===== config.mk =====
export PLATFORM = sky130hd
export DESIGN_NAME = SVD
export DESIGN_NICKNAME = SVD
export VERILOG_FILES = /design/flow/design.v
export SDC_FILE = /design/flow/constraint.sdc
export NUM_CORES = 4
export LEC_CHECK = 0
export CAP_MARGIN = 20
export CORE_MARGIN = 2
export CORE_UTILIZATION = 64
export SETUP_SLACK_MARGIN = 1.38
export SLEW_MARGIN = 20

===== constraint.sdc =====
create_clock -name core_clock -period 5.5 [get_ports {clk}]
set_input_delay 1.1000 -clock core_clock [delete_from_list [all_inputs] [get_ports {clk}]]
set_output_delay 1.1000 -clock core_clock [all_outputs]
set_load 0.01 [all_outputs]

===== design.v =====
`timescale 1ns/10ps
module SVD (
    clk,
    rst,
    we,
    oe,
    data_i,
    element_sel,
    ready,
    data_o_UV,
    data_o_S
);
input                clk;
input                rst;
input                we;
input                oe;
input         [1:0]  element_sel;
input         [4:0]  data_i;
output reg           ready;
output        [7:0]  data_o_UV;
output        [6:0]  data_o_S;
parameter STAND_BY   = 3'd0;
parameter DATA_IN    = 3'd1;
parameter CACULATION = 3'd2;
parameter READY      = 3'd3;
parameter DATA_OUT   = 3'd4;
parameter INPUT_0    = 2'd0;
parameter INPUT_1    = 2'd1;
parameter INPUT_2    = 2'd2;
parameter INPUT_3    = 2'd3;
parameter OUTPUT_0   = 2'd0;
parameter OUTPUT_1   = 2'd1;
parameter OUTPUT_2   = 2'd2;
parameter OUTPUT_3   = 2'd3;
wire                 next_start;
wire                 next_output_bit_sel;
wire                 finish;
wire                 ready_next;
reg           [2:0]  state;
reg           [2:0]  next_state;
reg                  start;
reg                  output_bit_sel;
reg           [2:0]  element_cnt;
reg           [2:0]  next_element_cnt;
reg    signed [9:0]  a0_i;
reg    signed [9:0]  a1_i;
reg    signed [9:0]  a2_i;
reg    signed [9:0]  a3_i;
reg    signed [9:0]  next_a0_i;
reg    signed [9:0]  next_a1_i;
reg    signed [9:0]  next_a2_i;
reg    signed [9:0]  next_a3_i;
reg           [7:0]  data_o_UV_r;
reg           [6:0]  data_o_S_r;
wire   signed [13:0] S0, S1, S2, S3;         
wire   signed [7:0]  U0, U1, U2, U3;
wire   signed [7:0]  V0, V1, V2, V3;
reg    signed [10:0] U[0:1][0:1],            
                     U_next[0:1][0:1],
                     V[0:1][0:1],
                     V_next[0:1][0:1];
reg    signed [17:0] S[0:1][0:1],            
                     S_next[0:1][0:1];
reg                  uv_count;
wire                 uv_count_next;
reg           [3:0]  i_count;
wire          [3:0]  i_count_next;
reg                  ref_count;
wire                 ref_count_next;
reg           [1:0]  state_c, 
                     state_c_next;
reg    signed [26:0] temp_S[0:1][0:1];
reg    signed [19:0] temp_U[0:1][0:1],
                     temp_V[0:1][0:1];
parameter UV_COUNT  = 1'd1;
parameter I_COUNT   = 4'd9;
parameter REF_COUNT = 1'd1;
parameter WAIT      = 2'd0;
parameter ROTATE    = 2'd1;
parameter MULTIPLY  = 2'd2;
parameter REFLECT   = 2'd3;
wire signed [17:0] KS  = 18'b0_0000_0000_010_111_100;
wire signed [10:0] KUV = 11'b0_0_100_110_101;
integer i, j;
assign next_start  = (element_cnt == 3'd3 && next_element_cnt == 3'd4)? 1'd1 : 1'd0;
assign next_output_bit_sel = (state == DATA_OUT || state == DATA_IN)? ~output_bit_sel : 1'd0; 
assign finish = (state == DATA_OUT && element_sel == OUTPUT_3 && output_bit_sel == 1'd1)? 1'd1 : 1'd0;
assign data_o_UV   = data_o_UV_r;
assign data_o_S   = data_o_S_r;
always@(*) begin
    case(state)
        STAND_BY:begin
            if(we == 1'd1) next_state = DATA_IN;
            else next_state = STAND_BY;
        end
        DATA_IN:begin
            if(start == 1'd1) next_state = CACULATION;
            else next_state = DATA_IN;
        end
        CACULATION:begin
            if(ready == 1'd1) next_state = READY;
            else next_state = CACULATION;
        end
        READY:begin
            if(oe == 1'd1) next_state = DATA_OUT;
            else next_state = READY;
        end
        DATA_OUT:begin
            if(finish == 1'd1) next_state = STAND_BY;
            else next_state = DATA_OUT;
        end
        default:next_state = state;
    endcase
end
always@(*) begin
    next_a0_i        = a0_i;
    next_a1_i        = a1_i;
    next_a2_i        = a2_i;
    next_a3_i        = a3_i;
    next_element_cnt = 3'd0;
    data_o_UV_r      = 8'd0;
    data_o_S_r       = 7'd0;
    case(state)
        DATA_IN:begin
            case(element_sel)
                INPUT_0: begin
                    if(output_bit_sel == 1'd0) begin
                        next_a0_i[4:0] = data_i;
                        next_element_cnt = element_cnt;
                    end
                    else begin
                        next_a0_i[9:5] = data_i;
                        next_element_cnt = element_cnt + 3'd1;
                    end
                end
                INPUT_1:begin
                    if(output_bit_sel == 1'd0) begin
                        next_a1_i[4:0] = data_i;
                        next_element_cnt = element_cnt;
                    end
                    else begin
                        next_a1_i[9:5] = data_i;
                        next_element_cnt = element_cnt + 3'd1;
                    end
                end
                INPUT_2:begin
                    if(output_bit_sel == 1'd0) begin
                        next_a2_i[4:0] = data_i;
                        next_element_cnt = element_cnt;
                    end
                    else begin
                        next_a2_i[9:5] = data_i;
                        next_element_cnt = element_cnt + 3'd1;
                    end
                end
                INPUT_3:begin 
                    if(output_bit_sel == 1'd0) begin
                        next_a3_i[4:0] = data_i;
                        next_element_cnt = element_cnt;
                    end
                    else begin
                        next_a3_i[9:5] = data_i;
                        next_element_cnt = element_cnt + 3'd1;
                    end
                end
            endcase
        end
        DATA_OUT:begin
            case(element_sel)
                OUTPUT_0: begin
                    if(output_bit_sel == 1'd0) begin
                        data_o_UV_r = U0[7:0];
                        data_o_S_r  = S0[6:0];
                    end
                    else begin
                        data_o_UV_r = V0[7:0];
                        data_o_S_r  = S0[13:7];
                    end
                end
                OUTPUT_1: begin
                    if(output_bit_sel == 1'd0) begin
                        data_o_UV_r = U1[7:0];
                        data_o_S_r  = S1[6:0];
                    end
                    else begin
                        data_o_UV_r = V1[7:0];
                        data_o_S_r  = S1[13:7];
                    end
                end
                OUTPUT_2: begin
                    if(output_bit_sel == 1'd0) begin
                        data_o_UV_r = U2[7:0];
                        data_o_S_r  = S2[6:0];
                    end
                    else begin
                        data_o_UV_r = V2[7:0];
                        data_o_S_r  = S2[13:7];
                    end
                end
                OUTPUT_3: begin
                    if(output_bit_sel == 1'd0) begin
                        data_o_UV_r = U3[7:0];
                        data_o_S_r  = S3[6:0];
                    end
                    else begin
                        data_o_UV_r = V3[7:0];
                        data_o_S_r  = S3[13:7];
                    end
                end
            endcase
        end
        default:begin
            next_a0_i        = a0_i;
            next_a1_i        = a1_i;
            next_a2_i        = a2_i;
            next_a3_i        = a3_i;
            next_element_cnt = 3'd0;
            data_o_UV_r      = 8'd0;
            data_o_S_r       = 7'd0;
        end
    endcase
end
assign uv_count_next  = (state_c == WAIT)? 1'd0: uv_count + 1'b1;
assign i_count_next   = (start == 1'd1 || (uv_count == UV_COUNT && i_count == I_COUNT))? 
                            4'd0: (uv_count == UV_COUNT)? i_count + 4'd1: i_count;
assign ref_count_next = (state_c == MULTIPLY && state_c_next == REFLECT)? 1'd0: ~ref_count;
assign ready_next = (start == 1'd1)? 1'd0: (state_c == REFLECT && ref_count == REF_COUNT)? 1'd1: ready;
assign S0 = S[0][0] >>> 4;
assign S1 = S[0][1] >>> 4;
assign S2 = S[1][0] >>> 4;
assign S3 = S[1][1] >>> 4;
assign U0 = U[0][0] >>> 3;
assign U1 = U[0][1] >>> 3;
assign U2 = U[1][0] >>> 3;
assign U3 = U[1][1] >>> 3;
assign V0 = V[0][0] >>> 3;
assign V1 = V[0][1] >>> 3;
assign V2 = V[1][0] >>> 3;
assign V3 = V[1][1] >>> 3;
always@(*) begin
    state_c_next = state_c;
    case(state_c)
        WAIT:     if(start == 1'd1) state_c_next = ROTATE;
        ROTATE:   if(uv_count == UV_COUNT && i_count == I_COUNT) state_c_next = MULTIPLY;
        MULTIPLY: state_c_next = REFLECT;
        REFLECT:  if(ref_count == REF_COUNT) state_c_next = WAIT;
    endcase
end
always@(*) begin
    temp_S[0][0] = 27'd0;
    temp_S[0][1] = 27'd0;
    temp_S[1][0] = 27'd0;
    temp_S[1][1] = 27'd0;
    temp_U[0][0] = 20'd0;
    temp_U[0][1] = 20'd0;
    temp_U[1][0] = 20'd0;
    temp_U[1][1] = 20'd0;
    temp_V[0][0] = 20'd0;
    temp_V[0][1] = 20'd0;
    temp_V[1][0] = 20'd0;
    temp_V[1][1] = 20'd0;
    S_next[0][0] = S[0][0];
    S_next[0][1] = S[0][1];
    S_next[1][0] = S[1][0];
    S_next[1][1] = S[1][1];
    U_next[0][0] = U[0][0];
    U_next[0][1] = U[0][1];
    U_next[1][0] = U[1][0];
    U_next[1][1] = U[1][1];
    V_next[0][0] = V[0][0];
    V_next[0][1] = V[0][1];
    V_next[1][0] = V[1][0];
    V_next[1][1] = V[1][1];
    case(state_c)
        WAIT: begin
            if(start == 1'd1) begin
                S_next[0][0] = $signed({ {2{a0_i[9]}}, a0_i[8:0], 7'b0 });
                S_next[0][1] = $signed({ {2{a1_i[9]}}, a1_i[8:0], 7'b0 });
                S_next[1][0] = $signed({ {2{a2_i[9]}}, a2_i[8:0], 7'b0 });
                S_next[1][1] = $signed({ {2{a3_i[9]}}, a3_i[8:0], 7'b0 });
                U_next[0][0] = 11'd512;
                U_next[0][1] = 11'd0;
                U_next[1][0] = 11'd0;
                U_next[1][1] = 11'd512;
                V_next[0][0] = 11'd512;
                V_next[0][1] = 11'd0;
                V_next[1][0] = 11'd0;
                V_next[1][1] = 11'd512;
            end
        end
        ROTATE: begin
            if(uv_count == 1'd0 && S[1][0] != $signed(18'd0)) begin  
                if(S[0][0][17] ^ S[1][0][17]) begin
                    S_next[0][0] = S[0][0] - (S[1][0] >>> i_count);
                    S_next[1][0] = S[1][0] + (S[0][0] >>> i_count);
                    S_next[0][1] = S[0][1] - (S[1][1] >>> i_count);
                    S_next[1][1] = S[1][1] + (S[0][1] >>> i_count);
                    U_next[0][0] = U[0][0] - (U[0][1] >>> i_count);
                    U_next[0][1] = U[0][1] + (U[0][0] >>> i_count);
                    U_next[1][0] = U[1][0] - (U[1][1] >>> i_count);
                    U_next[1][1] = U[1][1] + (U[1][0] >>> i_count);
                end
                else begin
                    S_next[0][0] = S[0][0] + (S[1][0] >>> i_count);
                    S_next[1][0] = S[1][0] - (S[0][0] >>> i_count);
                    S_next[0][1] = S[0][1] + (S[1][1] >>> i_count);
                    S_next[1][1] = S[1][1] - (S[0][1] >>> i_count);
                    U_next[0][0] = U[0][0] + (U[0][1] >>> i_count);
                    U_next[0][1] = U[0][1] - (U[0][0] >>> i_count);
                    U_next[1][0] = U[1][0] + (U[1][1] >>> i_count);
                    U_next[1][1] = U[1][1] - (U[1][0] >>> i_count);
                end
            end
            else if(uv_count == 1'd1 && S[0][1] != $signed(18'd0))begin
                if(S[0][0][17] ^ S[0][1][17]) begin  
                    S_next[0][0] = S[0][0] - (S[0][1] >>> i_count);
                    S_next[0][1] = S[0][1] + (S[0][0] >>> i_count);
                    S_next[1][0] = S[1][0] - (S[1][1] >>> i_count);
                    S_next[1][1] = S[1][1] + (S[1][0] >>> i_count);
                    V_next[0][0] = V[0][0] - (V[0][1] >>> i_count);
                    V_next[0][1] = V[0][1] + (V[0][0] >>> i_count);
                    V_next[1][0] = V[1][0] - (V[1][1] >>> i_count);
                    V_next[1][1] = V[1][1] + (V[1][0] >>> i_count);
                end
                else begin
                    S_next[0][0] = S[0][0] + (S[0][1] >>> i_count);
                    S_next[0][1] = S[0][1] - (S[0][0] >>> i_count);
                    S_next[1][0] = S[1][0] + (S[1][1] >>> i_count);
                    S_next[1][1] = S[1][1] - (S[1][0] >>> i_count);
                    V_next[0][0] = V[0][0] + (V[0][1] >>> i_count);
                    V_next[0][1] = V[0][1] - (V[0][0] >>> i_count);
                    V_next[1][0] = V[1][0] + (V[1][1] >>> i_count);
                    V_next[1][1] = V[1][1] - (V[1][0] >>> i_count);
                end
            end
        end
        MULTIPLY: begin
            temp_S[0][0] = KS * S[0][0];
            temp_S[0][1] = KS * S[0][1];
            temp_S[1][0] = KS * S[1][0];
            temp_S[1][1] = KS * S[1][1];
            temp_U[0][0] = KUV * U[0][0];
            temp_U[0][1] = KUV * U[0][1];
            temp_U[1][0] = KUV * U[1][0];
            temp_U[1][1] = KUV * U[1][1];
            temp_V[0][0] = KUV * V[0][0];
            temp_V[0][1] = KUV * V[0][1];
            temp_V[1][0] = KUV * V[1][0];
            temp_V[1][1] = KUV * V[1][1];
            S_next[0][0] = temp_S[0][0] >>> 9; 
            S_next[0][1] = temp_S[0][1] >>> 9; 
            S_next[1][0] = temp_S[1][0] >>> 9; 
            S_next[1][1] = temp_S[1][1] >>> 9; 
            U_next[0][0] = temp_U[0][0] >>> 9; 
            U_next[0][1] = temp_U[0][1] >>> 9; 
            U_next[1][0] = temp_U[1][0] >>> 9; 
            U_next[1][1] = temp_U[1][1] >>> 9; 
            V_next[0][0] = temp_V[0][0] >>> 9; 
            V_next[0][1] = temp_V[0][1] >>> 9; 
            V_next[1][0] = temp_V[1][0] >>> 9; 
            V_next[1][1] = temp_V[1][1] >>> 9; 
        end
        REFLECT: begin
            if(S[ref_count][ref_count][17] == 1'd1) begin
                S_next[0][ref_count] = $signed(~S[0][ref_count] + 18'd1);
                S_next[1][ref_count] = $signed(~S[1][ref_count] + 18'd1);
                V_next[0][ref_count] = $signed(~V[0][ref_count] + 11'd1);
                V_next[1][ref_count] = $signed(~V[1][ref_count] + 11'd1);
            end
        end
    endcase
end
always@(posedge clk or negedge rst) begin
	if(!rst) begin
        state           <= STAND_BY;
        start           <= 1'd0;
        element_cnt     <= 3'd0;
        output_bit_sel  <= 1'd0;
        a0_i            <= 10'd0;
        a1_i            <= 10'd0;
        a2_i            <= 10'd0;
        a3_i            <= 10'd0;
        for(i = 0; i != 2; i = i + 1) begin
            for(j = 0; j != 2; j = j + 1) begin
                S[i][j] <= 18'd0;
                U[i][j] <= 11'd0;
                V[i][j] <= 11'd0;
            end
        end
        ready           <= 1'd1;
        uv_count        <= 1'd0;
        i_count         <= 4'd0;
        ref_count       <= 1'd0;
        state_c         <= WAIT;
	end
	else begin
        state           <= next_state;
        start           <= next_start;
        element_cnt     <= next_element_cnt;
        output_bit_sel  <= next_output_bit_sel;
        a0_i            <= next_a0_i;
        a1_i            <= next_a1_i;
        a2_i            <= next_a2_i;
        a3_i            <= next_a3_i;
        for(i = 0; i != 2; i = i + 1) begin
            for(j = 0; j != 2; j = j + 1) begin
                S[i][j] <= S_next[i][j];
                U[i][j] <= U_next[i][j];
                V[i][j] <= V_next[i][j];
            end
        end
        ready           <= ready_next;
        uv_count        <= uv_count_next;
        i_count         <= i_count_next;
        ref_count       <= ref_count_next;
        state_c         <= state_c_next;
	end
end
endmodule

===== run.sh =====
#!/bin/bash
# the make line also repeats each setting of config.mk as NAME=value (left out here)
make -C /OpenROAD-flow-scripts/flow DESIGN_CONFIG=/design/flow/config.mk WORK_HOME=/design/flow/orfs CLKGATE_MAP_FILE= finish

==> results of run 1 <==
## stage by stage
step / instance area (µm²) / TNS [ns]
2_1_floorplan: 52700 / -1.08
3_5_place_dp: 58300 / -2.73
3_3_place_gp: 58300 / -0.963
5_1_grt: 63800 / -8.56
6_report: 63800 / -3.27
4_1_cts: 61100 / -1.47
## timing repair
| item | in CTS | in global routing |
|---|---|---|
| resized | 236 | 466 |
| setup endpoints to repair | 159 | 159 |
| buffers inserted | 75 | 73 |
| cloned | 8 | 2 |
| pin swaps | 152 | 278 |
## layer usage
layer | GRT usage [%] | up-vias
li1 | - | 21998
met1 | 58.5 | 23828
met4 | 17.1 | 8
met2 | 62.6 | 2986
met5 | 0 | -
met3 | 10.0 | 749
## layout make-up
type / instances / area [µm²] / area share, %
diodes: 3 / 7.51 / 0.0118
clock buffers: 36 / 792 / 1.24
clock inverters: 15 / 199 / 0.312
inverters: 707 / 2670 / 4.19
multi-input cells: 4808 / 46000 / 72.1
flip-flops and latches: 221 / 5590 / 8.75
well taps: 1060 / 1330 / 2.08
repair buffers: 854 / 7210 / 11.3
==> qor.log, run 1 <==
[critical_path] cell chain of the critical path buf_6 -> buf_6 -> buf_8 -> mux4_2 -> mux4_2 -> or3_4 -> or4b_4 -> or3_4 -> buf_6 -> nor4_4 -> nor2_1 -> xnor2_1 -> nand2_1 -> o21ai_2 -> buf_6 -> ha_4 -> a21o_1 -> o311a_1 -> o41ai_2 -> xnor2_1 -> o211a_1 -> o21ai_2
[sta] slew of the pin with the lowest slew margin 1.08 ns
[sta] worst clock skew 0.0335 ns
[synth] Async SR Flop Fraction 100%
[die] FP Core Util 64.6%
[worst_hold_path] type of the most critical hold path input pin to asynchronous set/reset pin
[synth] register bit total from synthesis 221
[cts] number of sinks driven by the clock tree 221
[critical_path] number of buffers and inverters on the critical path 5
[layout] final standard cell count with taps included and fillers excluded 7704
[cts] Root Driver sky130_fd_sc_hd__clkbuf_16
[synth] simple logic cell fraction of the synthesized area 11.9%
[synth] number of distinct standard cells referenced by the synthesized netlist 100
[die] die span in y 289 µm
[cts] number of H-tree branching levels 1
[synth] top-count cell post-synth sky130_fd_sc_hd__ha_1
[grt] pin count of the biggest net entering global routing 96
[critical_path] destination of the worst register-to-register timing path S[0][17]$_DFFE_PN0P_
[sta] timing-limited maximum frequency 173 MHz
[grt] total track usage 41.9%
[critical_path] critical path class flip-flop to flip-flop
[critical_path] nature of the critical path startpoint flip-flop
[synth] synth top area cells sky130_fd_sc_hd__ha_1 19%, sky130_fd_sc_hd__fa_1 16%, sky130_fd_sc_hd__dfrtp_1 10%
[status] Layout Check Failures negative setup slack
[placement] Setup Slack @ Placement -0.254 ns
[cts] clock insertion delay at the later pin of the skew report 0.61 ns
[die] Die Width 289 µm
[sta] setup-violating endpoint count in the final report 20
[synth] most instantiated cells after synthesis 776 x sky130_fd_sc_hd__ha_1, 703 x sky130_fd_sc_hd__inv_1, 478 x sky130_fd_sc_hd__nand2_1
[synth] Warnings, synthesis 10
[detailed_routing] number of antenna-violating nets in the routed design 0
[synth] EDFF count, synth 0
[detailed_routing] total wirelength of the detailed-routed design 183 mm
[cts] number of buffers between clock root and the deepest sink 3
[die] Core Rows 104
[detailed_routing] routed len/inst 23.8 µm
[die] number of primary I/O pins 27
[critical_path] cell count along the critical path 22
[synth] summed standard-cell area reported by yosys 52000 µm²
[cts] clock tree from TritonCTS done
[die] standard cell core area 80400 µm²
[synth] yosys xor share 9.46%
[status] result of the run finished with violations
[synth] sequential area share after synthesis 10.7%
[placement] final HPWL from detailed placement 138 mm
[critical_path] endpoint of the worst setup timing path S[0][17]$_DFFE_PN0P_
[critical_path] dominant cell type by count on the critical path sky130_fd_sc_hd__buf_6
[sta] normalized max-slew margin 27.1%
[synth] Area leader share 18.7%
[sta] number of hold violations in the final report 0
[synth] Adders+Majority by Area 35.2%
[sta] Worst Slack Setup Final -0.283 ns
[grt] first-pass GRT wire length 271 mm
[sta] Final Max Tran Viols 0
[synth] Main synth FF type sky130_fd_sc_hd__dfrtp_1
[synth] Cell Area, Synth 52000 µm²
[cts] clock-pin slew reported for the worst setup and hold paths after clock tree synthesis 0.09 ns
[detailed_routing] Met1 Wirelength 72.4 mm
[layout] fill count 5494
[flow_run] tool warnings 74
[critical_path] crit-path leading delay family simple AND/OR/NAND/NOR gates
[layout] post-layout net count 7835
[cts] number of buffers added to fix hold violations after cts 0
[layout] area growth from synthesis to layout 22.8%
[critical_path] Setup crit start i_count[0]$_DFFE_PN0P_
[detailed_routing] Pre-Repair DR Iteration Count 9
[critical_path] r2r setup slk -0.28 ns
[detailed_routing] DRC violations left 0
[grt] GRT overflow 0
[sta] post-route worst hold slack 0.477 ns
[critical_path] worst-path cell with the longest stage delay sky130_fd_sc_hd__dfrtp_4
[detailed_routing] met3 routed WL 23.1 mm
[critical_path] critical path peak fanout 5
[synth] number of nets in the synthesized netlist 7209
[layout] final core utilization 79.3%
[synth] cell count in the Yosys report 5994
[sta] unrepaired setup endpoints after global routing yes
[synth] post-synthesis mux area share 9.73%
[grt] number of global-route vias before repair 47455
[synth] mean area per synthesized cell 8.67 µm²
[synth] Complex Gates by Area 15.9%
[cts] Inserted Clock Buffers 28
[critical_path] type of element capturing the critical path flip-flop
[placement] # placed instances 7492
[synth] Synth Instances 5994
[grt] antenna violations before repair 9
[critical_path] depth of the most critical reg-to-reg path 22
[detailed_routing] detailed-route via count 49569
[placement] count of input and output buffers 26
[placement] final weighted congestion in routability-driven placement 1.03
[synth] cell type with the highest aggregate area in the netlist sky130_fd_sc_hd__ha_1
[critical_path] FF-to-FF Start i_count[0]$_DFFE_PN0P_
[detailed_routing] amount of wire on met2 after detailed routing 78.4 mm
[detailed_routing] initial detailed-routing violation count 6681
[detailed_routing] Top Metal Used met5
[synth] largest family of logic cells by area adder cells
[sta] fin crit period 5.78 ns
[sta] post-layout period usage 105%
[die] total die size 83500 µm²
[critical_path] delay contributed by the slowest stage of the critical path 0.53 ns
[detailed_routing] Vias/cell 6.43
[flow_run] count of max-cap constraint violations 0
[critical_path] critical path required time 6.01 ns
[critical_path] CP arrival 6.30 ns
==> inputs of run 2 (changes only) <==
- ABC_AREA: not set -> 1
- CORE_UTILIZATION: 64 -> 72
- CTS_CLUSTER_SIZE: not set -> 39
- HOLD_SLACK_MARGIN: not set -> 0.3
- MAX_ROUTING_LAYER: not set -> met4
- PLACE_DENSITY_LB_ADDON: not set -> 0.2
- SETUP_SLACK_MARGIN: 1.38 -> 1.79
- clock period: 5.5 -> 6.05 ns (I/O delays scaled with it)
==> run 2 against run 1 <==
The flow now stops in global routing. Die area shrank 8.9%. Synthesized area grew 2.3%. Synthesized cell count grew 30%.
==> qor.log, run 2 <==
[status] result of the run aborted with a tool error [was finished with violations]
[status] Last stage global routing
[status] Stop Error [ERROR GRT-0232] Routing congestion too high. Check the congestion heatmap in the GUI.
[synth] EDFF count, synth 0 [unchanged]
[cts] number of H-tree branching levels 1 [unchanged]
[synth] Complex Gates by Area 17.7% [was 15.9%]
[synth] yosys xor share 2.17% [was 9.46%]
[placement] Setup Slack @ Placement 0.371 ns [was -0.254 ns]
[grt] total track usage 83.1%
[synth] post-synthesis mux area share 0.228% [was 9.73%]
[placement] # placed instances 8686 [was 7492]
[synth] sequential area share after synthesis 10.4% [was 10.7%]
[placement] final HPWL from detailed placement 156 mm [was 138 mm]
[synth] synth top area cells sky130_fd_sc_hd__ha_1 18%, sky130_fd_sc_hd__fa_1 16%, sky130_fd_sc_hd__nand2_1 13% [was sky130_fd_sc_hd__ha_1 19%, sky130_fd_sc_hd__fa_1 16%, sky130_fd_sc_hd__dfrtp_1 10%]
[synth] Async SR Flop Fraction 100% [unchanged]
[synth] mean area per synthesized cell 6.81 µm² [was 8.67 µm²]
[die] FP Core Util 72.7% [was 64.6%]
[cts] number of sinks driven by the clock tree 221 [unchanged]
[synth] Main synth FF type sky130_fd_sc_hd__dfrtp_1 [unchanged]
[placement] count of input and output buffers 26 [unchanged]
[die] total die size 76000 µm² [was 83500 µm²]
[placement] final weighted congestion in routability-driven placement 1.18 [was 1.03]
[cts] Inserted Clock Buffers 29 [was 28]
[die] Die Width 276 µm [was 289 µm]
[synth] cell count in the Yosys report 7811 [was 5994]
[die] number of primary I/O pins 27 [unchanged]
[synth] Adders+Majority by Area 34.4% [was 35.2%]
[grt] GRT overflow 74
[cts] Root Driver sky130_fd_sc_hd__clkbuf_16 [unchanged]
[synth] cell type with the highest aggregate area in the netlist sky130_fd_sc_hd__ha_1 [unchanged]
[synth] register bit total from synthesis 221 [unchanged]
[cts] number of buffers between clock root and the deepest sink 3 [unchanged]
[synth] summed standard-cell area reported by yosys 53200 µm² [was 52000 µm²]
[cts] number of buffers added to fix hold violations after cts 0 [unchanged]
[synth] largest family of logic cells by area adder cells [unchanged]
[synth] number of distinct standard cells referenced by the synthesized netlist 73 [was 100]
[synth] Synth Instances 7811 [was 5994]
[die] Core Rows 99 [was 104]
[synth] most instantiated cells after synthesis 1779 x sky130_fd_sc_hd__nand2_1, 1217 x sky130_fd_sc_hd__inv_1, 776 x sky130_fd_sc_hd__ha_1 [was 776 x sky130_fd_sc_hd__ha_1, 703 x sky130_fd_sc_hd__inv_1, 478 x sky130_fd_sc_hd__nand2_1]
[die] standard cell core area 73100 µm² [was 80400 µm²]
[synth] Area leader share 18.3% [was 18.7%]
[synth] top-count cell post-synth sky130_fd_sc_hd__nand2_1 [was sky130_fd_sc_hd__ha_1]
[synth] Warnings, synthesis 10 [unchanged]
[die] die span in y 276 µm [was 289 µm]
[synth] Cell Area, Synth 53200 µm² [was 52000 µm²]
[synth] number of nets in the synthesized netlist 9026 [was 7209]
[synth] simple logic cell fraction of the synthesized area 24.0% [was 11.9%]
[run 2: per-stage QoR]
| step | instance area (µm²) | utilization, % |
|---|---|---|
| after CTS | 64400 | 88.2 |
| after detailed placement | 55200 | 75.5 |
| after global placement | 55200 | 75.5 |
| after floorplan | 53900 | - |
[run 2: timing repair]
action	4_1_cts
gates resized	1118
cloned	19
endpoints found under the setup margin	155
setup buffers	519
pin swaps	461
[run 2: routing by layer]
metal,global-route usage (%),GRT overflow
met1,83.2,6
met2,94.4,14
met3,72.7,35
met5,-,-
met4,75.5,19
==> inputs of run 3 (changes only) <==
- ABC_AREA: 1 -> not set
- CTS_CLUSTER_SIZE: 39 -> not set
- HOLD_SLACK_MARGIN: 0.3 -> not set
- MAX_ROUTING_LAYER: met4 -> not set
- PLACE_DENSITY: not set -> 0.67
- PLACE_DENSITY_LB_ADDON: 0.2 -> not set
- SETUP_SLACK_MARGIN: 1.79 -> 1.19
- TNS_END_PERCENT: not set -> 5
- clock period: 6.05 -> 4.48 ns (I/O delays scaled with it)
==> run 3 against run 2 <==
The flow again stops in global routing. Die area decreased by 2.2%. Synthesized cell count shrank 23%. Synthesized area is 2.3% lower.
==> qor.log, run 3 <==
[status] result of the run aborted with a tool error [unchanged]
[status] Last stage global routing [unchanged]
[status] Stop Error [ERROR GRT-0116] Global routing finished with congestion. Check the congestion regions in the DRC Viewer. [was [ERROR GRT-0232] Routing congestion too high. Check the congestion heatmap in the GUI.]
[cts] number of sinks driven by the clock tree 221 [unchanged]
[grt] total track usage 87.8%
[placement] count of input and output buffers 26 [unchanged]
[synth] Adders+Majority by Area 35.2% [was 34.4%]
[synth] Async SR Flop Fraction 100% [unchanged]
[die] Die Width 273 µm [was 276 µm]
[cts] number of H-tree branching levels 1 [unchanged]
[die] FP Core Util 72.7% [about the same]
[synth] register bit total from synthesis 221 [unchanged]
[grt] GRT overflow 470
[cts] Root Driver sky130_fd_sc_hd__clkbuf_16 [unchanged]
[synth] simple logic cell fraction of the synthesized area 11.9% [was 24.0%]
[cts] Inserted Clock Buffers 28 [was 29]
[synth] Main synth FF type sky130_fd_sc_hd__dfrtp_1 [unchanged]
[die] number of primary I/O pins 27 [unchanged]
[synth] synth top area cells sky130_fd_sc_hd__ha_1 19%, sky130_fd_sc_hd__fa_1 16%, sky130_fd_sc_hd__dfrtp_1 10% [was sky130_fd_sc_hd__ha_1 18%, sky130_fd_sc_hd__fa_1 16%, sky130_fd_sc_hd__nand2_1 13%]
[synth] sequential area share after synthesis 10.7% [was 10.4%]
[synth] Area leader share 18.7% [was 18.3%]
[placement] final HPWL from detailed placement 167 mm [was 156 mm]
[die] Core Rows 98 [was 99]
[synth] Complex Gates by Area 15.9% [was 17.7%]
[cts] number of buffers added to fix hold violations after cts 0 [unchanged]
[synth] largest family of logic cells by area adder cells [unchanged]
[synth] top-count cell post-synth sky130_fd_sc_hd__ha_1 [was sky130_fd_sc_hd__nand2_1]
[synth] number of nets in the synthesized netlist 7209 [was 9026]
[synth] Synth Instances 5994 [was 7811]
[synth] mean area per synthesized cell 8.67 µm² [was 6.81 µm²]
[cts] number of buffers between clock root and the deepest sink 3 [unchanged]
[synth] yosys xor share 9.46% [was 2.17%]
[synth] EDFF count, synth 0 [unchanged]
[die] die span in y 273 µm [was 276 µm]
[synth] summed standard-cell area reported by yosys 52000 µm² [was 53200 µm²]
[placement] final weighted congestion in routability-driven placement 1.06 [was 1.18]
[synth] Cell Area, Synth 52000 µm² [was 53200 µm²]
[synth] post-synthesis mux area share 9.73% [was 0.228%]
[synth] Warnings, synthesis 10 [unchanged]
[die] total die size 74300 µm² [was 76000 µm²]
[die] standard cell core area 71500 µm² [was 73100 µm²]
[synth] cell count in the Yosys report 5994 [was 7811]
[synth] cell type with the highest aggregate area in the netlist sky130_fd_sc_hd__ha_1 [unchanged]
[placement] placement-stage cell area 62700 µm² [was 55200 µm²]
[synth] most instantiated cells after synthesis 776 x sky130_fd_sc_hd__ha_1, 703 x sky130_fd_sc_hd__inv_1, 478 x sky130_fd_sc_hd__nand2_1 [was 1779 x sky130_fd_sc_hd__nand2_1, 1217 x sky130_fd_sc_hd__inv_1, 776 x sky130_fd_sc_hd__ha_1]
[synth] number of distinct standard cells referenced by the synthesized netlist 100 [was 73]
==> run 3: metal layers <==
layer  GRT overflow  global-route usage [%]
met3             46                    79.5
met5              4                    59.7
met4            172                    86.8
met1             42                    87.1
met2            206                    98.2
==> run 3: repair_timing <==
item,in CTS
pin swaps,142
endpoints found under the hold margin,0
buffers inserted,49
resized,425
setup endpoints to repair,175
cloned,3
==> run 3: metrics by stage <==
step,setup slack (ns),util [%],std cells
after global placement,-1.14,87.7,8015
after detailed placement,-1.56,87.7,8015
after floorplan,-1.39,-,5994
after CTS,-1.21,91.7,8118
==> inputs of run 4 (changes only) <==
- CTS_CLUSTER_DIAMETER: not set -> 133
- CTS_CLUSTER_SIZE: not set -> 81
- MAX_ROUTING_LAYER: not set -> met4
- PLACE_DENSITY: 0.67 -> not set
- PLACE_DENSITY_LB_ADDON: not set -> 0.0
- SETUP_SLACK_MARGIN: 1.19 -> -0.48
- TNS_END_PERCENT: 5 -> 60
- clock period: 4.48 -> 4.88 ns (I/O delays scaled with it)
==> run 4 against run 3 <==
The run again fails in global routing. Die area is the same. Synthesized cell count did not move. Synthesized area unchanged.
==> qor.log, run 4 <==
[status] result of the run aborted with a tool error [unchanged]
[status] Last stage global routing [unchanged]
[status] Stop Error [ERROR GRT-0232] Routing congestion too high. Check the congestion heatmap in the GUI. [was [ERROR GRT-0116] Global routing finished with congestion. Check the congestion regions in the DRC Viewer.]
[die] number of primary I/O pins 27 [unchanged]
[synth] Adders+Majority by Area 35.2% [unchanged]
[synth] Warnings, synthesis 10 [unchanged]
[synth] number of distinct standard cells referenced by the synthesized netlist 100 [unchanged]
[synth] register bit total from synthesis 221 [unchanged]
[synth] Cell Area, Synth 52000 µm² [unchanged]
[grt] GRT overflow 118
[synth] Area leader share 18.7% [unchanged]
[synth] number of nets in the synthesized netlist 7209 [unchanged]
[synth] most instantiated cells after synthesis 776 x sky130_fd_sc_hd__ha_1, 703 x sky130_fd_sc_hd__inv_1, 478 x sky130_fd_sc_hd__nand2_1 [unchanged]
[synth] simple logic cell fraction of the synthesized area 11.9% [unchanged]
[synth] sequential area share after synthesis 10.7% [unchanged]
[synth] mean area per synthesized cell 8.67 µm² [unchanged]
[placement] final HPWL from detailed placement 157 mm [was 167 mm]
[cts] number of H-tree branching levels 1 [unchanged]
[synth] Main synth FF type sky130_fd_sc_hd__dfrtp_1 [unchanged]
[placement] final weighted congestion in routability-driven placement 1.06 [about the same]
[synth] post-synthesis mux area share 9.73% [unchanged]
[die] total die size 74300 µm² [unchanged]
[die] FP Core Util 72.7% [unchanged]
[die] Die Width 273 µm [unchanged]
[synth] top-count cell post-synth sky130_fd_sc_hd__ha_1 [unchanged]
[synth] Complex Gates by Area 15.9% [unchanged]
[synth] synth top area cells sky130_fd_sc_hd__ha_1 19%, sky130_fd_sc_hd__fa_1 16%, sky130_fd_sc_hd__dfrtp_1 10% [unchanged]
[cts] number of sinks driven by the clock tree 221 [unchanged]
[synth] cell count in the Yosys report 5994 [unchanged]
[synth] summed standard-cell area reported by yosys 52000 µm² [unchanged]
[synth] largest family of logic cells by area adder cells [unchanged]
[placement] count of input and output buffers 26 [unchanged]
[synth] Async SR Flop Fraction 100% [unchanged]
[synth] cell type with the highest aggregate area in the netlist sky130_fd_sc_hd__ha_1 [unchanged]
[synth] EDFF count, synth 0 [unchanged]
[cts] Root Driver sky130_fd_sc_hd__clkbuf_16 [unchanged]
[die] Core Rows 98 [unchanged]
[cts] number of buffers added to fix hold violations after cts 0 [unchanged]
[synth] Synth Instances 5994 [unchanged]
[die] die span in y 273 µm [unchanged]
[synth] yosys xor share 9.46% [unchanged]
[die] standard cell core area 71500 µm² [unchanged]
[cts] Inserted Clock Buffers 10 [was 28]
[cts] number of buffers between clock root and the deepest sink 3 [unchanged]
[grt] total track usage 77.7%
-- run 4: through the flow --
stage / setup TNS [ns] / setup WS, ns / util [%] / cell area, µm² / cells
2_1_floorplan: -22.19 / -0.988 / - / 52300 / 5994
3_3_place_gp: -39.29 / -0.825 / 85.6 / 61200 / 7829
3_5_place_dp: -55.51 / -1.06 / 85.6 / 61200 / 7829
4_1_cts: -38.00 / -0.890 / 88.2 / 63100 / 7939
-- run 4: repair_timing --
item                                   CTS
endpoints found under the hold margin    0
setup buffers                          106
gates cloned                             1
pin swaps                              111
setup endpoints to repair               74
resized                                207
-- run 4: routing by layer --
metal | global-route usage [%] | overflow
met4 | 66.4 | 37
met2 | 92.6 | 58
met5 | - | -
met1 | 78.9 | 7
met3 | 63.2 | 16
==> inputs of run 5 (changes only) <==
- CAP_MARGIN: 20 -> 40
- CORE_ASPECT_RATIO: not set -> 0.74
- CTS_CLUSTER_DIAMETER: 133 -> not set
- CTS_CLUSTER_SIZE: 81 -> 57
- MAX_ROUTING_LAYER: met4 -> not set
- SETUP_SLACK_MARGIN: -0.48 -> 1.63
- TNS_END_PERCENT: 60 -> 5
- clock period: 4.88 -> 5.62 ns (I/O delays scaled with it)
==> run 5 against run 4 <==
The layout now fails its checks (negative setup slack). Die area about the same. Synthesized area is the same. Synthesized cell count unchanged.
==> qor.log, run 5 <==
[status] result of the run finished with violations [was aborted with a tool error]
[status] Layout Check Failures negative setup slack
[sta] timing-limited maximum frequency 171 MHz
[synth] mean area per synthesized cell 8.67 µm² [unchanged]
[grt] pin count of the biggest net entering global routing 86
[cts] Inserted Clock Buffers 28 [was 10]
[critical_path] number of buffers and inverters on the critical path 2
[worst_hold_path] type of the most critical hold path input pin to asynchronous set/reset pin
[critical_path] endpoint of the worst setup timing path S[1][17]$_DFFE_PN0P_
[synth] cell count in the Yosys report 5994 [unchanged]
[cts] clock insertion delay at the later pin of the skew report 0.62 ns
[die] Core Rows 84 [was 98]
[synth] Complex Gates by Area 15.9% [unchanged]
[detailed_routing] total wirelength of the detailed-routed design 192 mm
[sta] number of hold violations in the final report 0
[flow_run] count of max-cap constraint violations 0
[cts] Root Driver sky130_fd_sc_hd__clkbuf_16 [unchanged]
[synth] cell type with the highest aggregate area in the netlist sky130_fd_sc_hd__ha_1 [unchanged]
[placement] placement-stage cell area 57200 µm² [was 61200 µm²]
[detailed_routing] routed len/inst 25.9 µm
[placement] # placed instances 7289 [was 7829]
[synth] simple logic cell fraction of the synthesized area 11.9% [unchanged]
[layout] final standard cell count with taps included and fillers excluded 7396
[cts] number of sinks driven by the clock tree 221 [unchanged]
[critical_path] depth of the most critical reg-to-reg path 24
[critical_path] dominant cell type by count on the critical path sky130_fd_sc_hd__a211o_1
[layout] Final Instance Area 60200 µm²
[synth] top-count cell post-synth sky130_fd_sc_hd__ha_1 [unchanged]
[detailed_routing] Vias/cell 6.91
[grt] total track usage 48.8%
[synth] Async SR Flop Fraction 100% [unchanged]
[cts] clock tree from TritonCTS done
[sta] normalized max-slew margin 30.2%
[critical_path] destination of the worst register-to-register timing path S[1][17]$_DFFE_PN0P_
[synth] number of distinct standard cells referenced by the synthesized netlist 100 [unchanged]
[synth] Main synth FF type sky130_fd_sc_hd__dfrtp_1 [unchanged]
[cts] clock-pin slew reported for the worst setup and hold paths after clock tree synthesis 0.06 ns
[critical_path] nature of the critical path startpoint flip-flop
[sta] Worst Slack Setup Final -0.231 ns
[critical_path] cell chain of the critical path buf_6 -> mux2_4 -> o21a_1 -> mux4_2 -> or4_1 -> a211o_1 -> a211o_1 -> nand3b_4 -> or2_4 -> nor2_4 -> xnor2_2 -> o21ai_2 -> ha_2 -> or3_1 -> nor3_2 -> nor4b_1 -> o21ai_1 -> buf_4 -> o221ai_2 -> a31o_4 -> nand4_1 -> o31ai_1 -> a311oi_1 -> a41oi_1
[critical_path] delay contributed by the slowest stage of the critical path 0.54 ns
[placement] final weighted congestion in routability-driven placement 1.05 [was 1.06]
[sta] unrepaired setup endpoints after global routing yes
[synth] Area leader share 18.7% [unchanged]
[grt] first-pass GRT wire length 282 mm
[critical_path] critical path class flip-flop to flip-flop
[critical_path] worst-path cell with the longest stage delay sky130_fd_sc_hd__or4_1
[die] FP Core Util 72.9% [was 72.7%]
[critical_path] critical path peak fanout 5
[placement] final HPWL from detailed placement 141 mm [was 157 mm]
[die] Die Width 316 µm [was 273 µm]
[synth] number of nets in the synthesized netlist 7209 [unchanged]
[synth] most instantiated cells after synthesis 776 x sky130_fd_sc_hd__ha_1, 703 x sky130_fd_sc_hd__inv_1, 478 x sky130_fd_sc_hd__nand2_1 [unchanged]
[sta] fin crit period 5.85 ns
[layout] area growth from synthesis to layout 16.0%
[synth] register bit total from synthesis 221 [unchanged]
[grt] number of global-route vias before repair 49230
[critical_path] cell count along the critical path 24
[die] number of primary I/O pins 27 [unchanged]
[die] standard cell core area 71300 µm² [was 71500 µm²]
[synth] Adders+Majority by Area 35.2% [unchanged]
[sta] slew of the pin with the lowest slew margin 1.04 ns
[critical_path] r2r setup slk -0.23 ns
[die] total die size 74400 µm² [was 74300 µm²]
[synth] summed standard-cell area reported by yosys 52000 µm² [unchanged]
[cts] number of buffers between clock root and the deepest sink 3 [unchanged]
[detailed_routing] initial detailed-routing violation count 7749
[critical_path] crit-path leading delay family AND-OR/OR-AND gates
[synth] Cell Area, Synth 52000 µm² [unchanged]
[synth] largest family of logic cells by area adder cells [unchanged]
[sta] Final Max Tran Viols 0
[placement] count of input and output buffers 26 [unchanged]
[sta] setup-violating endpoint count in the final report 7
[layout] final core utilization 84.6%
[synth] synth top area cells sky130_fd_sc_hd__ha_1 19%, sky130_fd_sc_hd__fa_1 16%, sky130_fd_sc_hd__dfrtp_1 10% [unchanged]
[die] die span in y 235 µm [was 273 µm]
[synth] EDFF count, synth 0 [unchanged]
[detailed_routing] number of antenna-violating nets in the routed design 0
[synth] sequential area share after synthesis 10.7% [unchanged]
[detailed_routing] DRC violations left 0
[sta] post-layout period usage 104%
[sta] post-route worst hold slack 0.448 ns
[critical_path] type of element capturing the critical path flip-flop
[synth] Warnings, synthesis 10 [unchanged]
[synth] yosys xor share 9.46% [unchanged]
[synth] post-synthesis mux area share 9.73% [unchanged]
[detailed_routing] detailed-route via count 51079
[critical_path] Setup crit start i_count[0]$_DFFE_PN0P_
[critical_path] CP arrival 6.31 ns
[sta] worst clock skew 0.0227 ns
[detailed_routing] Pre-Repair DR Iteration Count 10
[critical_path] FF-to-FF Start i_count[0]$_DFFE_PN0P_
[grt] antenna violations before repair 8
[grt] GRT overflow 0
[flow_run] tool warnings 72
[layout] post-layout net count 7632
[cts] number of H-tree branching levels 1 [unchanged]
[synth] Synth Instances 5994 [unchanged]
[critical_path] critical path required time 6.08 ns
## run 5: cell type report
cell class              count  area [µm²]
multi-input cells        4808       44500
repair buffers            651        5370
clock inverters            17         181
inverters                 707        2660
flip-flops and latches    221        5590
clock buffers              34         783
fillers                  4080       11000
well taps                 946        1180
diodes                     12        30.0
## run 5: per-layer routing
layer,track usage [%],wire length [µm]
met2,68.8,76900
met5,1.82,97
met3,19.7,33400
met4,17.6,10400
met1,67.1,70900
## run 5: stage by stage
stage                     setup slack (ns)  setup TNS [ns]
after floorplan                     -0.248          -0.534
after global placement              -0.225          -0.985
after detailed placement            -0.309           -2.57
after CTS                          -0.0842          -0.161
after global routing                -0.417           -4.55
final                               -0.231          -0.612
## run 5: repair_timing
action                     in CTS  in global routing
cloned                          0                  4
hold endpoints to repair        0                  0
resized                       202                216
setup endpoints to repair     161                157
hold buffers                    0                  0
pin swaps                      52                 82
setup buffers                   7                 29
==> inputs of run 6 (changes only) <==
- CAP_MARGIN: 40 -> 20
- CORE_ASPECT_RATIO: 0.74 -> not set
- CORE_UTILIZATION: 72 -> 71
- CTS_CLUSTER_SIZE: 57 -> not set
- PLACE_DENSITY_LB_ADDON: 0.0 -> 0.01
- SETUP_SLACK_MARGIN: 1.63 -> not set
- TNS_END_PERCENT: 5 -> not set
- clock period: 5.62 -> 5.5 ns (I/O delays scaled with it)
==> run 6 against run 5 <==
Still fails the layout checks on negative setup slack. Via count rose by 0.27%. Flip-flop count stayed put. Critical path depth is 4 higher. Critical endpoint is now S[3][13]$_DFFE_PN0P_.
==> qor.log, run 6 <==
[critical_path] crit-path leading delay family AND-OR/OR-AND gates [unchanged]
[layout] area growth from synthesis to layout 19.7% [was 16.0%]
[placement] final HPWL from detailed placement 141 mm [about the same]
[cts] number of H-tree branching levels 1 [unchanged]
[worst_hold_path] worst hold path startpoint state[2]$_DFF_PN0_
[synth] number of nets in the synthesized netlist 7209 [unchanged]
[synth] Cell Area, Synth 52000 µm² [unchanged]
[synth] post-synthesis mux area share 9.73% [unchanged]
[critical_path] critical path required time 6.00 ns [was 6.08 ns]
[sta] post-layout period usage 107% [was 104%]
[grt] pin count of the biggest net entering global routing 97 [was 86]
[cts] clock insertion delay at the later pin of the skew report 0.63 ns [was 0.62 ns]
[sta] Final Max Tran Viols 0 [unchanged]
[synth] Warnings, synthesis 10 [unchanged]
[sta] unrepaired setup endpoints after global routing yes [unchanged]
[grt] GRT overflow 0 [unchanged]
[synth] Synth Instances 5994 [unchanged]
[worst_hold_path] capture endpoint of the worst hold path state[4]$_DFF_PN0_
[synth] top-count cell post-synth sky130_fd_sc_hd__ha_1 [unchanged]
[cts] clock-pin slew reported for the worst setup and hold paths after clock tree synthesis 0.07 ns [was 0.06 ns]
[detailed_routing] total wirelength of the detailed-routed design 189 mm [was 192 mm]
[synth] Complex Gates by Area 15.9% [unchanged]
[critical_path] number of buffers and inverters on the critical path 9 [was 2]
[placement] Setup Slack @ Placement -0.351 ns [was -0.309 ns]
[critical_path] destination of the worst register-to-register timing path S[3][13]$_DFFE_PN0P_ [was S[1][17]$_DFFE_PN0P_]
[die] standard cell core area 72700 µm² [was 71300 µm²]
[synth] summed standard-cell area reported by yosys 52000 µm² [unchanged]
[critical_path] delay contributed by the slowest stage of the critical path 0.54 ns [about the same]
[critical_path] critical path class flip-flop to flip-flop [unchanged]
[placement] final weighted congestion in routability-driven placement 1.04 [was 1.05]
[detailed_routing] Pre-Repair DR Iteration Count 10 [unchanged]
[worst_hold_path] depth of the worst hold-timing path 2
[sta] normalized max-slew margin 28.7% [was 30.2%]
[grt] total track usage 47.8% [was 48.8%]
[cts] Root Driver sky130_fd_sc_hd__clkbuf_16 [unchanged]
[critical_path] worst-path cell with the longest stage delay sky130_fd_sc_hd__dfrtp_4 [was sky130_fd_sc_hd__or4_1]
[layout] final core utilization 85.5% [was 84.6%]
[placement] count of input and output buffers 26 [unchanged]
[detailed_routing] routed len/inst 24.7 µm [was 25.9 µm]
[critical_path] r2r setup slk -0.39 ns [was -0.23 ns]
[detailed_routing] Vias/cell 6.71 [was 6.91]
[grt] number of global-route vias before repair 50027 [was 49230]
[status] Layout Check Failures negative setup slack [unchanged]
[critical_path] Setup crit start i_count[0]$_DFFE_PN0P_ [unchanged]
[layout] final standard cell count with taps included and fillers excluded 7636 [was 7396]
[sta] number of hold violations in the final report 0 [unchanged]
[synth] number of distinct standard cells referenced by the synthesized netlist 100 [unchanged]
[sta] Worst Slack Setup Final -0.388 ns [was -0.231 ns]
[synth] Async SR Flop Fraction 100% [unchanged]
[sta] timing-limited maximum frequency 170 MHz [was 171 MHz]
[detailed_routing] detailed-route via count 51215 [was 51079]
[sta] slew of the pin with the lowest slew margin 1.07 ns [was 1.04 ns]
[detailed_routing] initial detailed-routing violation count 6572 [was 7749]
[synth] Adders+Majority by Area 35.2% [unchanged]
[sta] setup-violating endpoint count in the final report 21 [was 7]
[synth] mean area per synthesized cell 8.67 µm² [unchanged]
[flow_run] count of max-cap constraint violations 0 [unchanged]
[die] Die Width 275 µm [was 316 µm]
[synth] simple logic cell fraction of the synthesized area 11.9% [unchanged]
[critical_path] endpoint of the worst setup timing path S[3][13]$_DFFE_PN0P_ [was S[1][17]$_DFFE_PN0P_]
[grt] antenna violations before repair 4 [was 8]
[synth] cell type with the highest aggregate area in the netlist sky130_fd_sc_hd__ha_1 [unchanged]
[cts] Inserted Clock Buffers 28 [unchanged]
[critical_path] CP arrival 6.39 ns [was 6.31 ns]
[synth] largest family of logic cells by area adder cells [unchanged]
[flow_run] tool warnings 72 [unchanged]
[placement] # placed instances 7463 [was 7289]
[critical_path] critical path peak fanout 9 [was 5]
[critical_path] dominant cell type by count on the critical path sky130_fd_sc_hd__buf_4 [was sky130_fd_sc_hd__a211o_1]
[die] Core Rows 99 [was 84]
[sta] fin crit period 5.89 ns [was 5.85 ns]
[cts] number of buffers between clock root and the deepest sink 3 [unchanged]
[synth] sequential area share after synthesis 10.7% [unchanged]
[layout] post-layout net count 7862 [was 7632]
[synth] Area leader share 18.7% [unchanged]
[critical_path] nature of the critical path startpoint flip-flop [unchanged]
[worst_hold_path] type of the most critical hold path flip-flop to flip-flop [was input pin to asynchronous set/reset pin]
[critical_path] cell count along the critical path 28 [was 24]
[synth] register bit total from synthesis 221 [unchanged]
[sta] post-route worst hold slack 0.486 ns [was 0.448 ns]
[critical_path] FF-to-FF Start i_count[0]$_DFFE_PN0P_ [unchanged]
[cts] number of sinks driven by the clock tree 221 [unchanged]
[detailed_routing] number of antenna-violating nets in the routed design 0 [unchanged]
[detailed_routing] DRC violations left 0 [unchanged]
[die] number of primary I/O pins 27 [unchanged]
[synth] Main synth FF type sky130_fd_sc_hd__dfrtp_1 [unchanged]
[synth] EDFF count, synth 0 [unchanged]
[die] die span in y 275 µm [was 235 µm]
[synth] most instantiated cells after synthesis 776 x sky130_fd_sc_hd__ha_1, 703 x sky130_fd_sc_hd__inv_1, 478 x sky130_fd_sc_hd__nand2_1 [unchanged]
[cts] number of buffers added to fix hold violations after cts 0 [unchanged]
[status] result of the run finished with violations [unchanged]
[die] total die size 75400 µm² [was 74400 µm²]
[sta] worst clock skew 0.0157 ns [was 0.0227 ns]
[grt] first-pass GRT wire length 280 mm [was 282 mm]
[synth] yosys xor share 9.46% [unchanged]
[critical_path] type of element capturing the critical path flip-flop [unchanged]
[synth] synth top area cells sky130_fd_sc_hd__ha_1 19%, sky130_fd_sc_hd__fa_1 16%, sky130_fd_sc_hd__dfrtp_1 10% [unchanged]
[cts] clock tree from TritonCTS done [unchanged]
[synth] cell count in the Yosys report 5994 [unchanged]
[die] FP Core Util 71.5% [was 72.9%]
[critical_path] depth of the most critical reg-to-reg path 28 [was 24]
## run 6: what timing repair did
item,4_1_cts,5_1_grt
resized,116,363
pin swaps,64,161
cloned,2,4
hold endpoints to repair,0,0
setup endpoints to repair,40,68
setup buffers,50,62
## run 6: stage by stage
stage	TNS (ns)	instance area [µm²]
floorplan	-1.14	52200
global placement	-2.77	58400
detailed placement	-5.13	58400
CTS	-0.404	60200
global route	-8.75	62200
finish	-3.15	62200
## run 6: layout make-up
class,instances,area (µm²)
Multi-Input combinational cell,4808,44600
Fill cell,4142,10500
Timing Repair Buffer,881,7120
Antenna cell,10,25.0
Inverter,707,2660
Sequential cell,221,5570
Clock inverter,9,164
Clock buffer,41,810
Tap cell,959,1200
## run 6: metal layers
layer  vias up  routed length [µm]  track usage (%)  part of all wire (%)
met1     24364               69100             62.4                    37
li1      22113                   -                -                     -
met4         6               12000             23.1                   6.4
met2      3708               80300             72.8                    43
met3      1024               27200             14.1                    14
met5         -                  43                0                 0.023
==> inputs of run 7 (changes only) <==
- ABC_AREA: not set -> 1
- CORE_UTILIZATION: 71 -> 62
- PLACE_DENSITY_LB_ADDON: 0.01 -> not set
- TNS_END_PERCENT: not set -> 10
- clock period: 5.5 -> 6.54 ns (I/O delays scaled with it)
==> run 7 against run 6 <==
The run now finishes clean. Flip-flop count did not move. Synthesized cell count rose by 30%. Hold slack worse by 0.017 ns. Core utilization fell by 20 points. First-iteration DRC count grew 6.4%. Critical path depth down 18. Sequential share of layout area rose by 0.95 points. Synthesized area up 2.3%.
==> qor.log, run 7 <==
[critical_path] crit-path leading delay family buffers and inverters [was AND-OR/OR-AND gates]
[worst_hold_path] depth of the worst hold-timing path 1 [was 2]
[synth] Main synth FF type sky130_fd_sc_hd__dfrtp_1 [unchanged]
[critical_path] FF-to-FF Start i_count[1]$_DFFE_PN0P_ [was i_count[0]$_DFFE_PN0P_]
[synth] cell type with the highest aggregate area in the netlist sky130_fd_sc_hd__ha_1 [unchanged]
[sta] Worst Slack Setup Final 0.284 ns [was -0.388 ns]
[detailed_routing] Vias/cell 6.13 [was 6.71]
[detailed_routing] number of antenna-violating nets in the routed design 0 [unchanged]
[synth] mean area per synthesized cell 6.81 µm² [was 8.67 µm²]
[detailed_routing] detailed-route via count 54756 [was 51215]
[cts] clock-pin slew reported for the worst setup and hold paths after clock tree synthesis 0.06 ns [was 0.07 ns]
[synth] cell count in the Yosys report 7811 [was 5994]
[die] total die size 88100 µm² [was 75400 µm²]
[synth] summed standard-cell area reported by yosys 53200 µm² [was 52000 µm²]
[cts] number of sinks driven by the clock tree 221 [unchanged]
[sta] slew of the pin with the lowest slew margin 0.963 ns [was 1.07 ns]
[synth] simple logic cell fraction of the synthesized area 24.0% [was 11.9%]
[layout] post-layout net count 8975 [was 7862]
[sta] unrepaired setup endpoints after global routing no [was yes]
[cts] Root Driver sky130_fd_sc_hd__clkbuf_16 [unchanged]
[die] Die Width 297 µm [was 275 µm]
[critical_path] Setup crit start element_sel[1] [was i_count[0]$_DFFE_PN0P_]
[placement] final HPWL from detailed placement 155 mm [was 141 mm]
[worst_hold_path] worst hold path startpoint start$_DFF_PN0_ [was state[2]$_DFF_PN0_]
[detailed_routing] total wirelength of the detailed-routed design 194 mm [was 189 mm]
[cts] Inserted Clock Buffers 30 [was 28]
[cts] number of H-tree branching levels 1 [unchanged]
[critical_path] dominant cell type by count on the critical path sky130_fd_sc_hd__inv_1 [was sky130_fd_sc_hd__buf_4]
[detailed_routing] Pre-Repair DR Iteration Count 7 [was 10]
[synth] Warnings, synthesis 10 [unchanged]
[grt] pin count of the biggest net entering global routing 120 [was 97]
[flow_run] tool warnings 77 [was 72]
[synth] largest family of logic cells by area adder cells [unchanged]
[synth] Area leader share 18.3% [was 18.7%]
[synth] Async SR Flop Fraction 100% [unchanged]
[synth] post-synthesis mux area share 0.228% [was 9.73%]
[sta] Fin Setup TNS 0 ns [was -3.15 ns]
[flow_run] count of max-cap constraint violations 0 [unchanged]
[grt] GRT overflow 0 [unchanged]
[sta] normalized max-slew margin 34.1% [was 28.7%]
[die] Core Rows 107 [was 99]
[critical_path] cell count along the critical path 10 [was 28]
[synth] register bit total from synthesis 221 [unchanged]
[placement] count of input and output buffers 26 [unchanged]
[layout] final core utilization 65.9% [was 85.5%]
[synth] EDFF count, synth 0 [unchanged]
[worst_hold_path] type of the most critical hold path flip-flop to flip-flop [unchanged]
[sta] number of hold violations in the final report 0 [unchanged]
[cts] number of buffers added to fix hold violations after cts 0 [unchanged]
[synth] Cell Area, Synth 53200 µm² [was 52000 µm²]
[critical_path] endpoint of the worst setup timing path data_o_S[5] [was S[3][13]$_DFFE_PN0P_]
[layout] combinational gate area 41800 µm² [was 44600 µm²]
[critical_path] CP arrival 4.95 ns [was 6.39 ns]
[critical_path] critical path required time 5.23 ns [was 6.00 ns]
[synth] sequential area share after synthesis 10.4% [was 10.7%]
[cts] clock insertion delay at the later pin of the skew report 0.63 ns [about the same]
[critical_path] r2r setup slk 0.37 ns [was -0.39 ns]
[grt] antenna violations before repair 9 [was 4]
[synth] synth top area cells sky130_fd_sc_hd__ha_1 18%, sky130_fd_sc_hd__fa_1 16%, sky130_fd_sc_hd__nand2_1 13% [was sky130_fd_sc_hd__ha_1 19%, sky130_fd_sc_hd__fa_1 16%, sky130_fd_sc_hd__dfrtp_1 10%]
[die] die span in y 297 µm [was 275 µm]
[critical_path] cell chain of the critical path clkdlybuf4s50_1 -> inv_1 -> nor2_1 -> inv_1 -> nor2_1 -> inv_1 -> o21ai_0 -> a2111oi_0 -> nor3_1 -> clkdlybuf4s50_1
[grt] total track usage 43.2% [was 47.8%]
[layout] fill count 7679 [was 4142]
[placement] final weighted congestion in routability-driven placement 1.07 [was 1.04]
[layout] Storage cell area 5550 µm² [was 5570 µm²]
[sta] setup-violating endpoint count in the final report 0 [was 21]
[sta] timing-limited maximum frequency 160 MHz
[critical_path] critical path class input pin to output port [was flip-flop to flip-flop]
[synth] number of distinct standard cells referenced by the synthesized netlist 73 [was 100]
[cts] number of buffers between clock root and the deepest sink 3 [unchanged]
[synth] Complex Gates by Area 17.7% [was 15.9%]
[critical_path] number of buffers and inverters on the critical path 5 [was 9]
[sta] fin crit period 6.26 ns
[grt] number of global-route vias before repair 50780 [was 50027]
[grt] first-pass GRT wire length 297 mm [was 280 mm]
[critical_path] nature of the critical path startpoint input pin [was flip-flop]
[detailed_routing] DRC violations left 0 [unchanged]
[critical_path] worst-path cell with the longest stage delay sky130_fd_sc_hd__clkdlybuf4s50_1 [was sky130_fd_sc_hd__dfrtp_4]
[critical_path] destination of the worst register-to-register timing path S[3][15]$_DFFE_PN0P_ [was S[3][13]$_DFFE_PN0P_]
[layout] area growth from synthesis to layout 5.47% [was 19.7%]
[synth] top-count cell post-synth sky130_fd_sc_hd__nand2_1 [was sky130_fd_sc_hd__ha_1]
[synth] most instantiated cells after synthesis 1779 x sky130_fd_sc_hd__nand2_1, 1217 x sky130_fd_sc_hd__inv_1, 776 x sky130_fd_sc_hd__ha_1 [was 776 x sky130_fd_sc_hd__ha_1, 703 x sky130_fd_sc_hd__inv_1, 478 x sky130_fd_sc_hd__nand2_1]
[cts] clock tree from TritonCTS done [unchanged]
[die] number of primary I/O pins 27 [unchanged]
[die] standard cell core area 85000 µm² [was 72700 µm²]
[critical_path] type of element capturing the critical path output port [was flip-flop]
[critical_path] critical path peak fanout 14 [was 9]
[detailed_routing] routed len/inst 21.8 µm [was 24.7 µm]
[placement] Setup Slack @ Placement 0.600 ns [was -0.351 ns]
[synth] yosys xor share 2.17% [was 9.46%]
[critical_path] depth of the most critical reg-to-reg path 33 [was 28]
[sta] Final Max Tran Viols 0 [unchanged]
[sta] post-layout period usage 95.7% [was 107%]
[synth] number of nets in the synthesized netlist 9026 [was 7209]
[critical_path] delay contributed by the slowest stage of the critical path 0.66 ns [was 0.54 ns]
[status] result of the run finished clean [was finished with violations]
[worst_hold_path] capture endpoint of the worst hold path ready$_DFFE_PN1P_ [was state[4]$_DFF_PN0_]
[detailed_routing] initial detailed-routing violation count 6993 [was 6572]
[sta] worst clock skew 0.0313 ns [was 0.0157 ns]
[synth] Adders+Majority by Area 34.4% [was 35.2%]
[synth] Synth Instances 7811 [was 5994]
[die] FP Core Util 62.5% [was 71.5%]
run 7: timing repair:
| item | CTS | global route |
|---|---|---|
| resized | 0 | 2 |
| buffers inserted | 0 | 2 |
| setup endpoints to repair | 0 | 6 |
| endpoints found under the hold margin | 0 | 0 |
run 7: layout make-up:
cell class / count / share of cell area, %
multi-input combinational: 6087 / 74.5
sequential: 221 / 9.91
inverter: 1254 / 8.42
tap: 1144 / 2.55
timing repair buffer: 166 / 2.51
clock buffer: 35 / 1.44
clock inverter: 20 / 0.614
antenna: 2 / 0.00893
run 7: metrics by stage:
step | cell area, µm² | hold slack [ns] | instances
detailed placement | 54900 | 0.445 | 8869
CTS | 56000 | 0.459 | 8924
floorplan | 53200 | 0.403 | 7811
global placement | 54900 | 0.449 | 8869
finish | 56100 | 0.469 | 8929
global route | 56100 | 0.505 | 8927
run 7: layer usage:
metal / routed length, µm / track usage (%) / vias up / part of all wire, %
li1: - / - / 25597 / -
met1: 80900 / 61.5 / 25504 / 42
met2: 78800 / 62.2 / 3125 / 41
met3: 25800 / 11.7 / 522 / 13
met4: 8860 / 16.4 / 8 / 4.6
met5: 55 / 0 / - / 0.028
